==> flow/design.v (excerpt) <==
module BobTop (
	clock,
	reset,
	rx,
	runway_override,
	emergency_override,
	tx,
	framing_error,
	runway_active,
	emergency,
	receiving,
	sending
);
Size: roughly 13 I/O pins, about 15000 um2 of cells after synthesis.
clock: 11.6 ns
lec_check: 0
cap_margin: 20
core_aspect_ratio: 1.75
core_margin: 2
core_utilization: 72
cts_cluster_diameter: 365
cts_cluster_size: 22
hold_slack_margin: 0.3
place_density_lb_addon: 0.01
setup_slack_margin: 3.31
slew_margin: 20
run.sh (not shown) runs the stock make flow with config.mk's settings and CLKGATE_MAP_FILE=.
The starting point finished clean.
Then changed:
Settings changed: ABC_AREA set to 1, CORE_ASPECT_RATIO 1.75 to unset, CTS_CLUSTER_DIAMETER 365 to unset, CTS_CLUSTER_SIZE 22 to unset, HOLD_SLACK_MARGIN 0.3 to unset, PLACE_DENSITY_LB_ADDON 0.01 to 0.1, SETUP_SLACK_MARGIN 3.31 to unset.
Clock period 11.6 ns to 13.5 ns, I/O delays scaled along.
Global-route usage is higher by 3.8 points.
Sequential share of layout area goes down by 2.0 points.
Utilization grows by 1.6 points.
Area after synthesis rises by 1.8%.

Setup of red:
BobTop again, from the RTL that the note above started with.
make LEC_CHECK=0 ABC_AREA=1 CAP_MARGIN=0 CELL_PAD_IN_SITES_DETAIL_PLACEMENT=2 CORE_MARGIN=4 CORE_UTILIZATION=29 CTS_CLUSTER_DIAMETER=229 PLACE_DENSITY_LB_ADDON=0.1 SETUP_SLACK_MARGIN=-1.52 SLEW_MARGIN=20 finish   # period 15.7 ns
red went all the way through the flow, and no timing, DRC or antenna check failed.
## Diff of input files: blue against red
# red
export LEC_CHECK = 0
export ABC_AREA = 1
export CAP_MARGIN = 0
export CELL_PAD_IN_SITES_DETAIL_PLACEMENT = 2
export CORE_MARGIN = 4
export CORE_UTILIZATION = 29
export CTS_CLUSTER_DIAMETER = 229
export PLACE_DENSITY_LB_ADDON = 0.1
export SETUP_SLACK_MARGIN = -1.52
export SLEW_MARGIN = 20
create_clock -name core_clock -period 15.7 [get_ports {clock}]
# blue
export LEC_CHECK = 0
export ABC_AREA = 1
export CAP_MARGIN = 0
export CORE_MARGIN = 2
export CORE_UTILIZATION = 72
export CTS_CLUSTER_SIZE = 14
export PLACE_DENSITY_LB_ADDON = 0.15
export SETUP_SLACK_MARGIN = 2.89
export SLEW_MARGIN = 20
create_clock -name core_clock -period 9.82 [get_ports {clock}]
Notes after the runs:
- blue closes out successfully: all stages finished, all timing, DRC and antenna checks passed.
- In blue, the overall global routing resource usage came out 16 points above the value in red.
- Re effective utilization at floorplan: red and blue aren't equal, and the higher value belongs to blue.
- The number of clock buffers inserted by TritonCTS of blue falls short of that of red by 8.
- Summary of blue over red: met2 layer usage reported by global route rose 25 points, utilization after layout grew by 46 points, iteration-0 DRC count of the detailed router saw an increase.
- Per the comparison of blue with red, wire length -about 23%, design area -4.1%.
The inputs of green differ from those of blue as listed below.
# blue
export LEC_CHECK = 0
export ABC_AREA = 1
export CAP_MARGIN = 0
export CORE_MARGIN = 2
export CORE_UTILIZATION = 72
export CTS_CLUSTER_SIZE = 14
export PLACE_DENSITY_LB_ADDON = 0.15
export SETUP_SLACK_MARGIN = 2.89
export SLEW_MARGIN = 20
create_clock -name core_clock -period 9.82 [get_ports {clock}]
# green
export LEC_CHECK = 0
export ABC_AREA = 1
export CAP_MARGIN = 20
export CORE_MARGIN = 2
export CORE_UTILIZATION = 72
export CTS_CLUSTER_DIAMETER = 151
export SETUP_SLACK_MARGIN = 2.91
export SLEW_MARGIN = 20
create_clock -name core_clock -period 9.82 [get_ports {clock}]
[summary]
- Comparing green with blue, the minimum setup slack after placement came out essentially unchanged.
- Diff blue -> green | design area | decrease of about 0.44%
- Looking at routed length on met2, green sits 6.2% below blue.
- The higher total routing resource utilization after global routing of blue and green is in blue.
- Compared with blue, green shows a tally of clock buffers in the finished layout that is 1 lower.
- Between blue and green, the fraction of area in multi-input gates is higher for green.
## Diff of input files: orange against green
# green
export LEC_CHECK = 0
export ABC_AREA = 1
export CAP_MARGIN = 20
export CORE_MARGIN = 2
export CORE_UTILIZATION = 72
export CTS_CLUSTER_DIAMETER = 151
export SETUP_SLACK_MARGIN = 2.91
export SLEW_MARGIN = 20
create_clock -name core_clock -period 9.82 [get_ports {clock}]
# orange
export LEC_CHECK = 0
export ABC_AREA = 1
export CAP_MARGIN = 40
export CORE_MARGIN = 2
export CORE_UTILIZATION = 72
export CTS_CLUSTER_SIZE = 14
export PLACE_DENSITY_LB_ADDON = 0.14
export SETUP_SLACK_MARGIN = 2.8
export SLEW_MARGIN = 20
create_clock -name core_clock -period 9.82 [get_ports {clock}]
| cell area | higher: orange |. Between orange and green, it is orange whose pin count of the biggest net entering global routing is lower, by 15%. Compared to green, orange has area overhead of the layout relative to synthesis 0.73 points higher. Delta (orange minus green): post-layout instance count excluding filler cells held steady; first-pass GRT wire length now sits higher. Clock period minus final worst setup slack is higher on green.
### orange -> purple
# orange
export LEC_CHECK = 0
export ABC_AREA = 1
export CAP_MARGIN = 40
export CORE_MARGIN = 2
export CORE_UTILIZATION = 72
export CTS_CLUSTER_SIZE = 14
export PLACE_DENSITY_LB_ADDON = 0.14
export SETUP_SLACK_MARGIN = 2.8
export SLEW_MARGIN = 20
create_clock -name core_clock -period 9.82 [get_ports {clock}]
# purple
export LEC_CHECK = 0
export ABC_AREA = 1
export CAP_MARGIN = 0
export CORE_MARGIN = 2
export CORE_UTILIZATION = 72
export CTS_CLUSTER_DIAMETER = 203
export CTS_CLUSTER_SIZE = 14
export PLACE_DENSITY_LB_ADDON = 0.01
export SETUP_SLACK_MARGIN = 2.84
export SLEW_MARGIN = 20
create_clock -name core_clock -period 9.82 [get_ports {clock}]
Results
- Yosys stat chip area across purple and orange: no real change.
- [compare] base=orange new=purple: sequential share of cell area now larger; via count comparable; internal power contribution now smaller.
- Comparing purple and orange, the higher count of non-CTS buffers in the layout was measured on orange.
Power and IR drop assume default switching activity.
